## maple
==> flow/design.v (excerpt) <==
module distortion_correction #(
    parameter DATA_WIDTH = 16,
    parameter H_RES = 1280,
    parameter V_RES = 720
)(
    input clk,
    input rst_n,
    input [15:0] fx, fy,       
    input [15:0] cx, cy,       
    input [15:0] k1, k2, k3,   
    input valid_params,
    input [DATA_WIDTH-1:0] vin_data,
    input vin_de, vin_vs, vin_hs,
    input [9:0] pixel_x, pixel_y,
    output reg [DATA_WIDTH-1:0] vout_data,
    output reg vout_de, vout_vs, vout_hs,
    input [15:0] ram_rd_data,
    output reg [19:0] ram_rd_addr,
    output reg ram_rd_en
);
    localparam IDLE = 2'b00;
    localparam CALC = 2'b01;
    localparam WAIT = 2'b10;
    localparam OUT  = 2'b11;
    reg [1:0] state, next_state;
    reg signed [15:0] x_norm, y_norm;       
    reg signed [31:0] x2, y2, r2;           
    reg signed [31:0] r4, r6;               
    reg signed [31:0] distortion_factor;    
    reg signed [15:0] x_distorted, y_distorted;   
    reg [9:0] corrected_x, corrected_y;     
    reg [9:0] px_d1, py_d1, px_d2, py_d2;
    reg de_d1, vs_d1, hs_d1;
    reg de_d2, vs_d2, hs_d2;
    reg de_d3, vs_d3, hs_d3;
    reg [2:0] calc_cnt;
    always @(posedge clk or negedge rst_n) begin
        if (!rst_n) begin
            state <= IDLE;
        end else begin
            state <= next_state;
        end
    end
    always @(*) begin
        case (state)
            IDLE: next_state = (vin_de && valid_params) ? CALC : IDLE;
            CALC: next_state = (calc_cnt == 3'd4) ? WAIT : CALC;
            WAIT: next_state = OUT;
            OUT:  next_state = IDLE;
            default: next_state = IDLE;
        endcase
    end
    always @(posedge clk or negedge rst_n) begin
        if (!rst_n) begin
            calc_cnt <= 0;
            x_norm <= 0; y_norm <= 0;
            x2 <= 0; y2 <= 0; r2 <= 0;
            r4 <= 0; r6 <= 0;
            distortion_factor <= 0;
            x_distorted <= 0; y_distorted <= 0;
            corrected_x <= 0; corrected_y <= 0;
        end else begin
            case (state)
                IDLE: begin
                    calc_cnt <= 0;
                    if (vin_de && valid_params) begin
                        x_norm <= (pixel_x - cx);
                        y_norm <= (pixel_y - cy);
                    end
                end
                CALC: begin
                    calc_cnt <= calc_cnt + 1;
  ...
Size in the first run: about 13000 cells after synthesis, about 310 flip-flops, ~210 I/O pins, ~0.10 mm^2 of cells after synthesis.
Settings: LEC_CHECK=0, ABC_AREA=1, CAP_MARGIN=35, CORE_MARGIN=2, CORE_UTILIZATION=72, CTS_CLUSTER_DIAMETER=206, CTS_CLUSTER_SIZE=15, HOLD_SLACK_MARGIN=0.28, PLACE_DENSITY=0.87, SETUP_SLACK_MARGIN=-0.56, SLEW_MARGIN=20; clock period 9.9 ns.
run.sh (not shown) runs the stock make flow with config.mk's settings and CLKGATE_MAP_FILE=.
maple finished all stages; layout check result: FAIL, due to setup timing.
[inputs] raven vs maple
- removing CTS_CLUSTER_SIZE (formerly 15)
- changing CAP_MARGIN from 35 to 20
- changing CORE_UTILIZATION from 72 to 52
- removing SETUP_SLACK_MARGIN (formerly -0.56)
- removing PLACE_DENSITY (formerly 0.87)
- removing CTS_CLUSTER_DIAMETER (formerly 206)
- removing ABC_AREA (formerly 1)
- removing HOLD_SLACK_MARGIN (formerly 0.28)
- changing the clock period (ns, I/O delays scaled along) from 9.9 to 11.4
Total routed wire length on the met1 layer in raven vs maple: up about 1.8%. In the tables for maple and raven, number of cells in the yosys synthesis report reads lower with raven. Ran to the end and failed final checks on setup timing: raven. raven vs maple, proportion of synthesized area in mux cells went up by 0.76 points. Sort maple and raven by count of buffers not belonging to the clock network in the layout desc -> top: maple. Between raven and maple, it is raven whose sequential fraction of total cell area is higher, by 0.30 points.
## Diff of input files: fjord against raven
- CORE_UTILIZATION now 70, was 52
- ABC_AREA now 1, previously not set
- CTS_CLUSTER_DIAMETER now 223, previously not set
- the clock period (ns, I/O delays scaled along) now 10.5, was 11.4
### Flow results
fjord: complete, dirty (setup timing). fjord and raven ended up with nearly the same number of pins with negative max-slew slack in the final report. fjord against raven; wire length is up by more than 10%. Diff raven -> fjord: final critical-path setup slack shows an increase of 1.07 ns, area of the mapped netlist saw an increase, DRC violation total after the first TritonRoute iteration increased by 78% relative to the old numbers, met1 demand-to-capacity share in global routing higher, core utilization shows an increase of 20 points. Re peak clock frequency supported by timing: raven was lower than fjord.
Setup changes, fjord to violet
- CORE_UTILIZATION changed from 70 to 40
- CTS_CLUSTER_DIAMETER removed (was 223)
- SETUP_SLACK_MARGIN newly set to 4.79
- ABC_AREA removed (was 1)
- the clock period (ns, I/O delays scaled along) changed from 10.5 to 16.9
Results
- violet reached the end of the flow, and the finished layout is clean on the timing, design-rule and antenna checks.
- Summary — post-detailed-route via-to-cell ratio, violet relative to fjord: lower, by 10%.
- Looking only at final cell count, and setting everything else aside, the higher value of violet and fjord goes to fjord.
- violet: adder-cell share of the synthesized area is 2.1 points higher than what fjord reported.
- violet vs. fjord: met2 wire length went down by 12000 um.


Setup of try-willow:
Starting RTL as in the previous note.
Settings: LEC_CHECK=0, ABC_AREA=1, CAP_MARGIN=35, CORE_MARGIN=2, CORE_UTILIZATION=72, CTS_CLUSTER_DIAMETER=206, CTS_CLUSTER_SIZE=15, HOLD_SLACK_MARGIN=0.28, PLACE_DENSITY_LB_ADDON=0.01, SETUP_SLACK_MARGIN=-0.56, SLEW_MARGIN=20; clock period 9.9 ns.
try-willow had finished all stages when the layout checks came back failing, citing negative setup slack.
Changes in try-sierra relative to try-willow:
Settings: putting PLACE_DENSITY at 0.87 where nothing was set; clearing PLACE_DENSITY_LB_ADDON, which used to be 0.01; swapping 20 for 40 in SLEW_MARGIN.
--- outcome ---
Diff try-sierra and try-willow: post-layout minimum cycle time lower in try-willow. Met3 wire length: try-sierra > try-willow. Start point of the critical path: r2[10] -> try-willow, r2[7] -> try-sierra. Routed wire length is lower on try-sierra. On final-layout clock-cell area share, try-sierra and try-willow are basically level. From try-willow to try-sierra the numbers moved as follows: footprint of the flip-flops and latches did not really move, non-filler instance count after layout did not really move, layout-stage area growth over the synthesis result did not really move. try-sierra had finished all stages when the layout checks came back failing, citing negative setup slack.
Input changes introduced in try-pepper (baseline for comparison: try-sierra):
Settings: removing CTS_CLUSTER_SIZE (formerly 15); setting PLACE_DENSITY_LB_ADDON to 0.01 for the first time; removing CTS_CLUSTER_DIAMETER (formerly 206); changing SLEW_MARGIN from 40 to 20; changing CAP_MARGIN from 35 to 20; removing PLACE_DENSITY (formerly 0.87); removing ABC_AREA (formerly 1); changing SETUP_SLACK_MARGIN from -0.56 to 3.81; removing HOLD_SLACK_MARGIN (formerly 0.28); changing the clock period (ns, I/O delays scaled along) from 9.9 to 12.8.
--- outcome ---
Complete run, failing final checks: try-pepper, reason negative setup slack. Summary of try-pepper over try-sierra: synthesized instance count now sits lower; count of unique library cells instantiated by Yosys now sits higher. From try-sierra to try-pepper the numbers moved as follows: post-placement cell area decreased 5.6%, Yosys chip area saw a decrease, first-pass GRT wire length down 14%.
### try-pepper -> try-juniper
Settings: PLACE_DENSITY_LB_ADDON: 0.01 -> unset; SETUP_SLACK_MARGIN: 3.81 -> unset; CORE_UTILIZATION: 72 -> 36; the clock period (ns, I/O delays scaled along): 12.8 -> 16.9.
--- outcome ---
try-juniper reached the end of the flow, and the finished layout is clean on the timing, design-rule and antenna checks. try-pepper -> try-juniper: final weighted congestion of routability-driven global placement decreased by a few percent.


## trial 31
Starting RTL as in the previous note.
make LEC_CHECK=0 CAP_MARGIN=20 CELL_PAD_IN_SITES_DETAIL_PLACEMENT=0 CORE_ASPECT_RATIO=0.62 CORE_MARGIN=2 CORE_UTILIZATION=23 CTS_CLUSTER_DIAMETER=327 MAX_ROUTING_LAYER=met4 PLACE_DENSITY_LB_ADDON=0.21 SETUP_SLACK_MARGIN=4.05 SLEW_MARGIN=20 finish   # period 26.0 ns
--- input diff trial 31..build 23 ---
Settings: CAP_MARGIN changed from 20 to 15; MAX_ROUTING_LAYER removed (was met4); ABC_AREA newly set to 1; CORE_UTILIZATION changed from 23 to 72; CELL_PAD_IN_SITES_DETAIL_PLACEMENT removed (was 0); CORE_ASPECT_RATIO removed (was 0.62); SETUP_SLACK_MARGIN changed from 4.05 to -0.51; CTS_CLUSTER_DIAMETER changed from 327 to 223; PLACE_DENSITY_LB_ADDON removed (was 0.21); HOLD_SLACK_MARGIN newly set to 0.08; the clock period (ns, I/O delays scaled along) changed from 26.0 to 9.41.
### Flow results
On cell count after synthesis: between trial 31 and build 23, it ends up lower for trial 31. Compare trial 31 and build 23 | non-clock buffer contribution to total cell area higher: build 23. The final layout from trial 31, which completed every stage, passed the timing, design-rule and antenna checks at the end of the flow. The flow for build 23 finished, though final verification flagged negative setup slack. Final standard cell area without fillers went up by a few percent going from trial 31 to build 23. Build 23: fraction of met2 tracks used by global routing is 53 points higher than what trial 31 reported. Diff trial 31 -> build 23 | first-iteration DRC count | increase of 2257. Cmp trial 31 and build 23 / placed cell area / higher: build 23. Met3 layer usage reported by global route (build 23 over trial 31): increase, 7.9 points.
